==> flow/design.v <==
module vedic_mult8_reg (
  input  wire        clk,
  input  wire [7:0]  a,
  input  wire [7:0]  b,
  output reg  [15:0] p
);
  reg  [7:0]  a_q, b_q;
  wire [15:0] prod;
  bit_8_vedic u_mult (.in1(a_q), .in2(b_q), .out(prod));
  always @(posedge clk) begin
    a_q <= a;
    b_q <= b;
    p   <= prod;
  end
endmodule

`timescale 1ns / 1ps
module bit_2_vedic(in1,in2,out);
input [1:0] in1,in2;
output [3:0] out;
wire pp1,pp2,pp3,pp4;
assign pp1=in1[0]&in2[0];
assign pp2=in1[1]&in2[0];
assign pp3=in1[0]&in2[1];
assign pp4=in1[1]&in2[1];
assign out=pp1+{pp2,1'b0}+{pp3,1'b0}+{pp4,2'b00};
endmodule
`timescale 1ns / 1ps
module bit_4_vedic(in1,in2,out);
input [3:0] in1,in2;
output [7:0] out;
wire [3:0] pp1,pp2,pp3,pp4;
bit_2_vedic b1(in1[1:0],in2[1:0],pp1);
bit_2_vedic b2(in1[1:0],in2[3:2],pp2);
bit_2_vedic b3(in1[3:2],in2[1:0],pp3);
bit_2_vedic b4(in1[3:2],in2[3:2],pp4);
assign out=pp1+{pp2,2'b00}+{pp3,2'b00}+{pp4,4'b0000};
endmodule
`timescale 1ns / 1ps
module bit_8_vedic(in1,in2,out);
input [7:0] in1,in2;
output [15:0] out;
wire [7:0] pp1,pp2,pp3,pp4;
bit_4_vedic a1(in1[3:0],in2[3:0],pp1);
bit_4_vedic a2(in1[3:0],in2[7:4],pp2);
bit_4_vedic a3(in1[7:4],in2[3:0],pp3);
bit_4_vedic a4(in1[7:4],in2[7:4],pp4);
assign out=pp1+{pp2,4'b0000}+{pp3,4'b0000}+{pp4,8'b00000000};
endmodule
clock: 4.4 ns
lec_check: 0
abc_area: 1
cap_margin: 35
core_margin: 2
core_utilization: 72
cts_cluster_diameter: 221
cts_cluster_size: 14
setup_slack_margin: -0.32
slew_margin: 20
run.sh (not shown) runs the stock make flow with config.mk's settings and CLKGATE_MAP_FILE=.
The first run stopped in 5_1_grt on DPL-0033.
Rerun with:
- ABC_AREA: 1 -> unset
- CAP_MARGIN: 35 -> 20
- CORE_UTILIZATION: 72 -> 40
- CTS_CLUSTER_DIAMETER: 221 -> unset
- CTS_CLUSTER_SIZE: 14 -> unset
- SETUP_SLACK_MARGIN: -0.32 -> unset
- clock period: 4.4 -> 4.95 ns (I/O delays scaled with it)
After rerunning:
- The new run produced a clean layout
- synthesized cell count decreases by 24%
- die size climbs by 66%
- area after synthesis goes down by 5.5%
Rerun with:
- CORE_UTILIZATION: 40 -> 64
- clock period: 4.95 -> 3.44 ns (I/O delays scaled with it)
What happened:
- The new run failed in 5_1_grt (GRT-0232)
- synthesized cell count does not change
- die area falls by well over a third
- synthesized area is unchanged

========
run 1:
Starts from the design.v that is shown in full above.
==> flow/config.mk <==
export PLATFORM = sky130hd
export DESIGN_NAME = vedic_mult8_reg
export DESIGN_NICKNAME = vedic_mult8_reg
export VERILOG_FILES = /design/flow/design.v
export SDC_FILE = /design/flow/constraint.sdc
export NUM_CORES = 4
export LEC_CHECK = 0
export ABC_AREA = 1
export CAP_MARGIN = 35
export CORE_MARGIN = 7
export CORE_UTILIZATION = 30
export CTS_CLUSTER_DIAMETER = 278
export CTS_CLUSTER_SIZE = 100
export GPL_ROUTABILITY_DRIVEN = 1
export GPL_TIMING_DRIVEN = 1
export SLEW_MARGIN = 20
export TNS_END_PERCENT = 35
==> flow/constraint.sdc <==
create_clock -name core_clock -period 3.42 [get_ports {clk}]
set_input_delay 0.6840 -clock core_clock [delete_from_list [all_inputs] [get_ports {clk}]]
set_output_delay 0.6840 -clock core_clock [all_outputs]
set_load 0.01 [all_outputs]
The final report for run 1 shows a completed flow and a layout that fails verification, specifically setup timing.
### run 1 -> run 2
- CTS_CLUSTER_DIAMETER now 90, was 278
- CORE_UTILIZATION now 68, was 30
- HOLD_SLACK_MARGIN now -0.08, previously not set
- ABC_AREA no longer set, was 1
- CTS_CLUSTER_SIZE no longer set, was 100
- SETUP_SLACK_MARGIN now -0.09, previously not set
- TNS_END_PERCENT no longer set, was 35
- CORE_MARGIN now 2, was 7
- the clock period (ns, I/O delays scaled along) now 4.68, was 3.42
### Flow results
- Of run 2 and run 1, it is run 2 that has the higher switching power share of the total.
- Of the runs run 1 and run 2, none of them finished clean.
- Run 2 completed end to end; final checks failed (setup timing).
- Final count of negative-setup-slack endpoints, run 1 and run 2: higher on run 1
- The synthesized cell count of run 2 falls short of that of run 1 by 24%.
- Delta (run 2 minus run 1): worst-case setup slack after placement rose 890 ps; xor-xnor portion of the synthesized cell area rose 0.89 points; global-route wire length before repair rose 13%.
Setup changes, run 2 to run 3
- removing CTS_CLUSTER_DIAMETER (formerly 90)
- removing HOLD_SLACK_MARGIN (formerly -0.08)
- changing CAP_MARGIN from 35 to 20
- removing SETUP_SLACK_MARGIN (formerly -0.09)
- removing GPL_ROUTABILITY_DRIVEN (formerly 1)
- changing CORE_UTILIZATION from 68 to 40
- removing GPL_TIMING_DRIVEN (formerly 1)
- changing the clock period (ns, I/O delays scaled along) from 4.68 to 5.1
[summary]
- The flow did not stop early for run 3: all stages ran, and the layout cleared the timing, design-rule and antenna checks.
- Sort run 3 and run 2 by post-CTS setup buffer count asc -> top: run 3
- From run 2 to run 3 the numbers moved as follows: post-detailed-route wirelength per cell down 47%; combined flip-flop and latch cell area now smaller.
- Compared with run 2, in run 3 logic area now smaller, number of fill cells now sits higher, depth of the most critical reg-to-reg path has decreased.
The following lists how run 4 was set up differently from run 3:
- GPL_TIMING_DRIVEN: unset -> 1
- MIN_ROUTING_LAYER: unset -> met2
- CORE_MARGIN: 2 -> 9
- ABC_AREA: unset -> 0
- HOLD_SLACK_MARGIN: unset -> -0.03
- CTS_CLUSTER_DIAMETER: unset -> 347
- GPL_ROUTABILITY_DRIVEN: unset -> 0
## What came out
- Largest driver fanout on the critical path: run 3 vs run 4 identical
- Per the comparison of run 4 with run 3, number of well taps saw little to no change; worst-case headroom to the max-slew limit down 2.5 points; wire length moved up.
#### Input delta (run 5 over run 4)
- swapping 0 for 1 in ABC_AREA
- swapping 347 for 311 in CTS_CLUSTER_DIAMETER
- putting TNS_END_PERCENT at 80 where nothing was set
## What came out
Run 5 ran to completion and came out clean on the timing, design-rule and antenna checks. Cmp run 4 and run 5 / clock buffer count / higher: run 4. Taking run 5 over run 4, the multi-input gate count ratio works out to 1.11. Sort run 4 and run 5 by aggregate routed wire length, ascending, and run 4 comes first. Share of the clock period used by the worst path after layout, run 4 and run 5: higher on run 4. Delta (run 5 minus run 4): total power -about 7%, non-clock buffer count lower, fraction of power consumed by combinational cells has decreased.
> inputs changed (run 5 -> run 6)
- removing MIN_ROUTING_LAYER (formerly met2)
- changing GPL_TIMING_DRIVEN from 1 to 0
- removing TNS_END_PERCENT (formerly 80)
- removing CTS_CLUSTER_DIAMETER (formerly 311)
- removing HOLD_SLACK_MARGIN (formerly -0.03)
- changing CORE_MARGIN from 9 to 2
- Against run 5 as the reference, run 6 delivers a lower global-route usage.
- From run 5 to run 6 the numbers moved as follows: die area dropped about 24%, met2 usage in global routing climbed 3.7 points.
- The higher growth of design area from synthesis to finish came out of run 6.
- Diff run 6 and run 5: die height lower in run 6
Power and IR drop assume default switching activity.
